==> flow/design.v (excerpt) <==
module processor
(
	output reg w_en,
	output reg done,
	output reg [7:0] addr,
	output reg [31:0] data_out,
	input clk,
	input rst_n,
	input start,
	input [31:0] data_in
);
Settings: LEC_CHECK=0, ABC_AREA=1, CAP_MARGIN=0, CORE_MARGIN=2, CORE_UTILIZATION=71, CTS_CLUSTER_DIAMETER=102, CTS_CLUSTER_SIZE=32, GPL_ROUTABILITY_DRIVEN=0, GPL_TIMING_DRIVEN=1, PLACE_DENSITY_LB_ADDON=0.24, SLEW_MARGIN=40; clock period 4.46 ns.
run.sh (not shown) runs the stock make flow with config.mk's settings and CLKGATE_MAP_FILE=.
The starting point finished but failed the layout checks on setup timing.
==> next run, changes <==
Settings changed: CAP_MARGIN 0 to 20, CTS_CLUSTER_DIAMETER 102 to 298, CTS_CLUSTER_SIZE 32 to 98, PLACE_DENSITY from default to 0.42, PLACE_DENSITY_LB_ADDON 0.24 to default, SETUP_SLACK_MARGIN from default to 2.16, SLEW_MARGIN 40 to 20.
Clock period 4.46 ns to 7.21 ns, I/O delays scaled along.
- With this change the flow produced a clean layout
- sequential cell count stays the same
- final area fell by 5.6%
- worst setup slack gets better by 2.7 ns
- register-to-register slack gains 2.7 ns
- via count drops by 11%
- maximum frequency came out lower by 0.94%
==> next run, changes <==
Settings changed: ABC_AREA 1 to default, CORE_UTILIZATION 71 to 40, CTS_CLUSTER_DIAMETER 298 to default, CTS_CLUSTER_SIZE 98 to default, GPL_ROUTABILITY_DRIVEN 0 to default, GPL_TIMING_DRIVEN 1 to default, PLACE_DENSITY 0.42 to default, SETUP_SLACK_MARGIN 2.16 to default.
Clock period 7.21 ns to 5.61 ns, I/O delays scaled along.
Design area fell by 5.1%.
Utilization fell by 35 points.
Sequential share of layout area rose by 0.66 points.
Worst setup slack got worse by 2.1 ns.
Wire length fell by 5.4%.
Global-route usage fell by 16 points.
First-iteration DRC count fell by 29%.
Register-to-register slack got worse by 2.1 ns.
Clock skew stays flat.
==> next run, changes <==
Settings changed: ABC_AREA from default to 1, CORE_UTILIZATION 40 to 68.
Clock period 5.61 ns to 8.63 ns, I/O delays scaled along.
Setup slack improves by 3.0 ns. Sequential share of layout area went down by 0.63 points. Via count increases by 22%. Cell area came out higher by 4.3%. Utilization is higher by 30 points. First-iteration DRC count is higher by 27%. Final cell count rose by 12%. Count of clock-buffer cells in the layout fell by 1. Global-route usage came out higher by 15 points.

* * *

Setup of run A:
The RTL this note starts from:
==> flow/design.v <==
module processor
(
	output reg w_en,
	output reg done,
	output reg [7:0] addr,
	output reg [31:0] data_out,
	input clk,
	input rst_n,
	input start,
	input [31:0] data_in
);
	parameter RESET = 3'd0;
	parameter READ_DATA = 3'd1;
	parameter READ_INSTRUCTON = 3'd2;
	parameter DELAY = 3'd3;
	parameter EXECUTE = 3'd4;
	parameter ADD = 3'd0;
	parameter SUB = 3'd1;
	parameter MUL = 3'd2;
	parameter TR = 3'd3;
	parameter DET = 3'd4;
	reg [2:0] cs,ns;
	reg [1:0] read_data_counter;
	reg [3:0] a11,a12,a21,a22,b11,b12,b21,b22;
	always@(posedge clk or negedge rst_n)begin
		if(~rst_n) cs <= RESET;
		else cs <= ns;
	end
	always@(*)begin
		case(cs)
			RESET : ns = (start & rst_n) ? READ_DATA : RESET;
			READ_DATA : ns = (read_data_counter == 2) ? READ_INSTRUCTON : READ_DATA;
			READ_INSTRUCTON : ns = DELAY;
			DELAY : ns = EXECUTE;
			EXECUTE : ns = RESET;
			default : ns = RESET;
		endcase
	end
	always@(posedge clk or negedge rst_n)begin
		if(~rst_n)begin
			done <= 0;
			w_en <= 0;
			addr <= 8'd255;
			data_out <= 0;
			read_data_counter <= 0;
			a11 <= 0;
			a12 <= 0;
			a21 <= 0; 
			a22 <= 0;
			b11 <= 0;
			b12 <= 0;
			b21 <= 0;
			b22 <= 0;	
		end
		else begin
			case(ns)
				RESET : begin
					done <= 0;
					w_en <= 0;
					addr <= 8'd255;
					data_out <= 0;
					read_data_counter <= 0;
					a11 <= 0;
					a12 <= 0;
					a21 <= 0; 
					a22 <= 0;
					b11 <= 0;
					b12 <= 0;
					b21 <= 0;
					b22 <= 0;
				end
				READ_DATA : begin
					done <= 0;
					w_en <= 0;
					addr <= 8'd255;
					data_out <= 0;
					read_data_counter <= read_data_counter + 1;
					a11 <= data_in[3:0];
					a12 <= data_in[7:4];
					a21 <= data_in[11:8]; 
					a22 <= data_in[15:12];
					b11 <= data_in[19:16];
					b12 <= data_in[23:20];
					b21 <= data_in[27:24];
					b22 <= data_in[31:28];
				end
				READ_INSTRUCTON : begin
					done <= 0;
					w_en <= 0;
					addr <= 0;
					data_out <= 0;
					read_data_counter <= 0;
					a11 <= a11;
					a12 <= a12;
					a21 <= a21; 
					a22 <= a22;
					b11 <= b11;
					b12 <= b12;
					b21 <= b21;
					b22 <= b22;
				end
				DELAY : begin
					done <= done;
					w_en <= w_en;
					addr <= addr;
					data_out <= 0;
					read_data_counter <= 0;
					a11 <= a11;
					a12 <= a12;
					a21 <= a21; 
					a22 <= a22;
					b11 <= b11;
					b12 <= b12;
					b21 <= b21;
					b22 <= b22;
				end
				EXECUTE : begin
					addr <= data_in[7:0];
					read_data_counter <= read_data_counter;
					a11 <= a11;
					a12 <= a12;
					a21 <= a21; 
					a22 <= a22;
					b11 <= b11;
					b12 <= b12;
					b21 <= b21;
					b22 <= b22;
					case(data_in[31:29])
						ADD : begin
							done <= 1;
							w_en <= 1;
							data_out [7:0] <= $signed(a11) + $signed(b11);
							data_out [15:8] <= $signed(a12) + $signed(b12);
							data_out [23:16] <= $signed(a21) + $signed(b21);
							data_out [31:24] <= $signed(a22) + $signed(b22);
						end
						SUB : begin
							done <= 1;
							w_en <= 1;
							data_out [7:0] <= $signed(a11) - $signed(b11);
							data_out [15:8] <= $signed(a12) - $signed(b12);
							data_out [23:16] <= $signed(a21) - $signed(b21);
							data_out [31:24] <= $signed(a22) - $signed(b22);
						end
						MUL : begin
							done <= 1;
							w_en <= 1;
							data_out [7:0] <= ($signed(a11) * $signed(b11)) + ($signed(a12) * $signed(b21));
							data_out [15:8] <= ($signed(a11) * $signed(b12)) + ($signed(a12) * $signed(b22));
							data_out [23:16] <= ($signed(a21) * $signed(b11)) + ($signed(a22) * $signed(b21));
							data_out [31:24] <= ($signed(a21) * $signed(b12)) + ($signed(a22) * $signed(b22));
						end
						TR : begin
							done <= 1;
							w_en <= 1;
							data_out [7:0] <= {a11[3],a11[3],a11[3],a11[3],a11};
							data_out [15:8] <= {a21[3],a21[3],a21[3],a21[3],a21};
							data_out [23:16] <= {a12[3],a12[3],a12[3],a12[3],a12};
							data_out [31:24] <= {a22[3],a22[3],a22[3],a22[3],a22};
						end
						DET : begin
							done <= 1;
							w_en <= 1;
							data_out <= ($signed(a11) * $signed(a22)) - ($signed(a12) * $signed(a21));
						end
						default : begin
							done <= 0;
							w_en <= 0;
						end
					endcase
				end
			endcase
		end
	end
endmodule
==> flow/config.mk <==
export PLATFORM = sky130hd
export DESIGN_NAME = processor
export DESIGN_NICKNAME = processor
export VERILOG_FILES = /design/flow/design.v
export SDC_FILE = /design/flow/constraint.sdc
export NUM_CORES = 4
export LEC_CHECK = 0
export ABC_AREA = 1
export CAP_MARGIN = 40
export CORE_ASPECT_RATIO = 0.5
export CORE_MARGIN = 2
export CORE_UTILIZATION = 61
export CTS_CLUSTER_DIAMETER = 371
export CTS_CLUSTER_SIZE = 99
export PLACE_DENSITY = 0.82
export SETUP_SLACK_MARGIN = 0.74
export SLEW_MARGIN = 20
export TNS_END_PERCENT = 20
==> flow/constraint.sdc <==
create_clock -name core_clock -period 5.06 [get_ports {clk}]
set_input_delay 1.0120 -clock core_clock [delete_from_list [all_inputs] [get_ports {clk}]]
set_output_delay 1.0120 -clock core_clock [all_outputs]
set_load 0.01 [all_outputs]
> inputs changed (run A -> run B)
- changing SETUP_SLACK_MARGIN from 0.74 to -0.12
- changing CAP_MARGIN from 40 to 15
- removing CORE_ASPECT_RATIO (formerly 0.5)
- removing PLACE_DENSITY (formerly 0.82)
- changing CORE_UTILIZATION from 61 to 70
- changing CTS_CLUSTER_DIAMETER from 371 to 28
- removing TNS_END_PERCENT (formerly 20)
- removing CTS_CLUSTER_SIZE (formerly 99)
- changing the clock period (ns, I/O delays scaled along) from 5.06 to 4.01
--- outcome ---
In run B the implementation completed, yet the final layout does not meet the checks, the culprit being setup timing.
Final-layout clock-cell area share delta (run B -> run A): insignificant
Layout sequential cell count: run B vs run A identical
Looking only at final worst slack, and setting everything else aside, the lower value of run B and run A goes to run B.
Sort run B and run A by cell area after layout desc -> top: run B
diff inputs: run B => run C
- CAP_MARGIN now 20, was 15
- CTS_CLUSTER_DIAMETER no longer set, was 28
- SETUP_SLACK_MARGIN now 1.18, was -0.12
- ABC_AREA no longer set, was 1
- CORE_UTILIZATION now 58, was 70
- the clock period (ns, I/O delays scaled along) now 4.88, was 4.01
==> results <==
Run C ended with every stage complete and zero timing, DRC or antenna violations. [compare] base=run B new=run C: final count of negative-setup-slack endpoints moved down; chip area in the Yosys report went down by 7.3%; final worst setup slack shows an increase of 1.06 ns.
Setup changes, run C to run D
- CTS_CLUSTER_SIZE: unset -> 22
- SETUP_SLACK_MARGIN: 1.18 -> 0.74
- CORE_UTILIZATION: 58 -> 70
- the clock period (ns, I/O delays scaled along): 4.88 -> 6.39
==> results <==
Delta (run D minus run C): synthesized cell count about even, final area fell about 8%, wire length fell 2.7%, worst hold slack about even, headroom to the max-slew limit fell 10 points.
Delta (run D minus run C): antenna cell count has increased, part of the cycle the worst path needs has decreased.
The final reports for run D and run C show area of the core lower in the former.
Compared run D vs run C, and fraction of area in clock buffers and inverters is down in run D.
Comparing run D and run C, first-pass GRT wire length is higher on run C.

* * *

## job 101
Starts from the design.v that is shown in full above.
make LEC_CHECK=0 ABC_AREA=1 CAP_MARGIN=20 CORE_MARGIN=2 CORE_UTILIZATION=72 CTS_CLUSTER_DIAMETER=28 CTS_CLUSTER_SIZE=72 MAX_ROUTING_LAYER=met4 PLACE_DENSITY_LB_ADDON=0.19 SETUP_SLACK_MARGIN=1.33 SLEW_MARGIN=20 finish   # period 4.7 ns
Job 101 finished all stages; the layout is clean.
Modified inputs, job 102 compared to job 101
Settings: CTS_CLUSTER_SIZE: 72 -> unset; CTS_CLUSTER_DIAMETER: 28 -> unset; SETUP_SLACK_MARGIN: 1.33 -> 0.74; MAX_ROUTING_LAYER: met4 -> unset; PLACE_DENSITY_LB_ADDON: 0.19 -> 0.25; ABC_AREA: 1 -> unset; the clock period (ns, I/O delays scaled along): 4.7 -> 6.55.
Findings:
Of job 102 and job 101, the higher summed instance area of the synthesized netlist belongs to job 101.
Min final cell count across job 102 and job 101: job 102
Going from job 101 to job 102, cell count after placement shrank by more than 10%.
Diff job 102 and job 101: count of clock-buffer cells in the layout lower in job 102
Job 101 → job 102: count of unique library cells instantiated by Yosys went up by 4; final core area utilization went down by 9.0 points; total cell area at the placement stage went down by about 10%; count of mapped cells out of synthesis went down by 387.
Looking at number of design-rule violations left by the first detailed-router iteration, job 102 sits about 47% lower than job 101 does.
In the reports for job 102 and job 101, the larger maximum clock frequency belongs to job 101.
What job 103 does differently from job 102 at the input level:
Settings: PLACE_DENSITY_LB_ADDON removed (was 0.25); TNS_END_PERCENT newly set to 5; CAP_MARGIN changed from 20 to 15; CTS_CLUSTER_DIAMETER newly set to 28; SETUP_SLACK_MARGIN changed from 0.74 to 1.26; the clock period (ns, I/O delays scaled along) changed from 6.55 to 4.68.
Results
To summarise job 103: no stage aborted, but the layout did not pass its checks, failing on negative setup slack.
Status: clock buffer and inverter area fraction after layout parity (job 102, job 103)
What job 103 reported for amount of wire on met2 after detailed routing has to be multiplied by 0.922 to get the figure for job 102.
Going from job 102 to job 103, first-iteration detailed-routing DRC count shrank by a few percent.
Going from job 102 to job 103, post-route worst hold slack grows by 10 ps.
What job 104 does differently from job 103 at the input level:
Settings: putting ABC_AREA at 1 where nothing was set; putting MAX_ROUTING_LAYER at met4 where nothing was set; swapping 1.26 for 0.44 in SETUP_SLACK_MARGIN; clearing TNS_END_PERCENT, which used to be 5; putting CTS_CLUSTER_SIZE at 74 where nothing was set; swapping 15 for 20 in CAP_MARGIN; swapping 4.68 for 4.7 in the clock period (ns, I/O delays scaled along).
## What came out
- Although it ran to completion, job 103 produced a layout that fails the final checks because of negative setup slack.
- [job 104] flow finished | final checks: failed | reasons: negative setup slack
- Compared with job 103, the detailed router inserted more vias in job 104.
- Job 103 has a lower total length of routed met3 wires than job 104.
- In job 104, the buffers inserted during post-CTS setup optimization came out 23 above the value in job 103.
- Sort job 104 and job 103 by count of clock-buffer cells in the layout, descending, and job 103 comes first.
- Sort job 104 and job 103 by proportion of cell area occupied by registers asc -> top: job 104
- Delta (job 104 minus job 103): cell area +11%, number of logic stages on the critical path including buffering now sits higher, combined area of all synthesized cells up 7.8%.
- Looking only at average size of a mapped cell, and setting everything else aside, the higher value of job 104 and job 103 goes to job 103.
Relative to job 104, the following input files were edited for job 105:
Settings: a change of CTS_CLUSTER_SIZE from 74 to 14; a change of SETUP_SLACK_MARGIN from 0.44 to 0.45; a deleted ABC_AREA that had been 1; an added PLACE_DENSITY_LB_ADDON of 0.19.
Findings:
[job 105] flow finished | final checks: failed | reasons: negative setup slack. Per the comparison of job 105 with job 104, post-synthesis instance total fell 387; instance count after placement with tap cells included shrank by 398. Worst setup slack in job 105 vs job 104: up 22 ps. For the path length in cells of the critical path, job 105 came in 5 lower than job 104 did. NOTE: final routed wirelength across all metal layers in job 105 falls short of that of job 104. [diff] full die area, job 105 relative to job 104: improvement. The fmax reported for job 105 is greater than that of job 104 by 0.45%.

* * *

// processor: RTL as listed in full above, without the edits since
Settings: LEC_CHECK=0, CAP_MARGIN=20, CORE_MARGIN=3, CORE_UTILIZATION=54, CTS_CLUSTER_DIAMETER=307, CTS_CLUSTER_SIZE=100, HOLD_SLACK_MARGIN=-0.06, PLACE_DENSITY=0.37, SLEW_MARGIN=20, TNS_END_PERCENT=15; clock period 7.0 ns.
==> next run, changes <==
- CORE_MARGIN: 3 -> 2
- CORE_UTILIZATION: 54 -> 25
- CTS_CLUSTER_DIAMETER: 307 -> default
- CTS_CLUSTER_SIZE: 100 -> default
- HOLD_SLACK_MARGIN: -0.06 -> default
- PLACE_DENSITY: 0.37 -> default
- TNS_END_PERCENT: 15 -> default
- clock period: 7.0 -> 5.61 ns (I/O delays scaled with it)
After rerunning: The new run completed without violations; flip-flop count stays the same; sequential share of layout area falls by 0.63 points; area after synthesis does not change; fmax goes up by 5.5%; non-clock buffer count increases by 14; routed wire length rose by 6.6%.
==> next run, changes <==
- CORE_UTILIZATION: 25 -> 72
- CTS_CLUSTER_DIAMETER: default -> 28
- MAX_ROUTING_LAYER: default -> met4
- SETUP_SLACK_MARGIN: default -> 1.33
- clock period: 5.61 -> 4.7 ns (I/O delays scaled with it)
Effect:
- The changed run completed and failed the layout checks on setup timing
- setup slack loses 0.44 ns
- worst hold slack improved by 0.0033 ns
- wire length goes up by 9.4%
- core utilization goes up by 58 points
- final area went up by 2.7%
- fmax increases by 9.8%
==> next run, changes <==
- CTS_CLUSTER_SIZE: default -> 14
- HOLD_SLACK_MARGIN: default -> -0.05
- PLACE_DENSITY_LB_ADDON: default -> 0.24
- SETUP_SLACK_MARGIN: 1.33 -> 1.18
- TNS_END_PERCENT: default -> 5
- clock period: 4.7 -> 4.88 ns (I/O delays scaled with it)
What happened: The new run ran to the end with no violations; count of clock-buffer cells in the layout is unchanged; area after synthesis does not change; routed wire length came out lower by a little under a tenth; non-clock buffer count went down by 25; die area is unchanged; core utilization went down by 2.6 points; cell area went down by a few percent; cell count is lower slightly; setup slack gets better by 0.30 ns.
==> next run, changes <==
- CTS_CLUSTER_DIAMETER: 28 -> 102
- CTS_CLUSTER_SIZE: 14 -> default
- GPL_ROUTABILITY_DRIVEN: default -> 0
- GPL_TIMING_DRIVEN: default -> 1
- HOLD_SLACK_MARGIN: -0.05 -> -0.1
- SETUP_SLACK_MARGIN: 1.18 -> default
- TNS_END_PERCENT: 5 -> default
- clock period: 4.88 -> 4.58 ns (I/O delays scaled with it)
The changed run reached the layout checks and failed them: setup timing; sequential share of layout area went down by 0.40 points; worst setup slack degrades by 0.41 ns; routed wire length went up by roughly a tenth; area after synthesis does not change; die area does not change; global-route usage went up by 0.39 points; final cell count went up by a few percent; via count went up by a few percent.
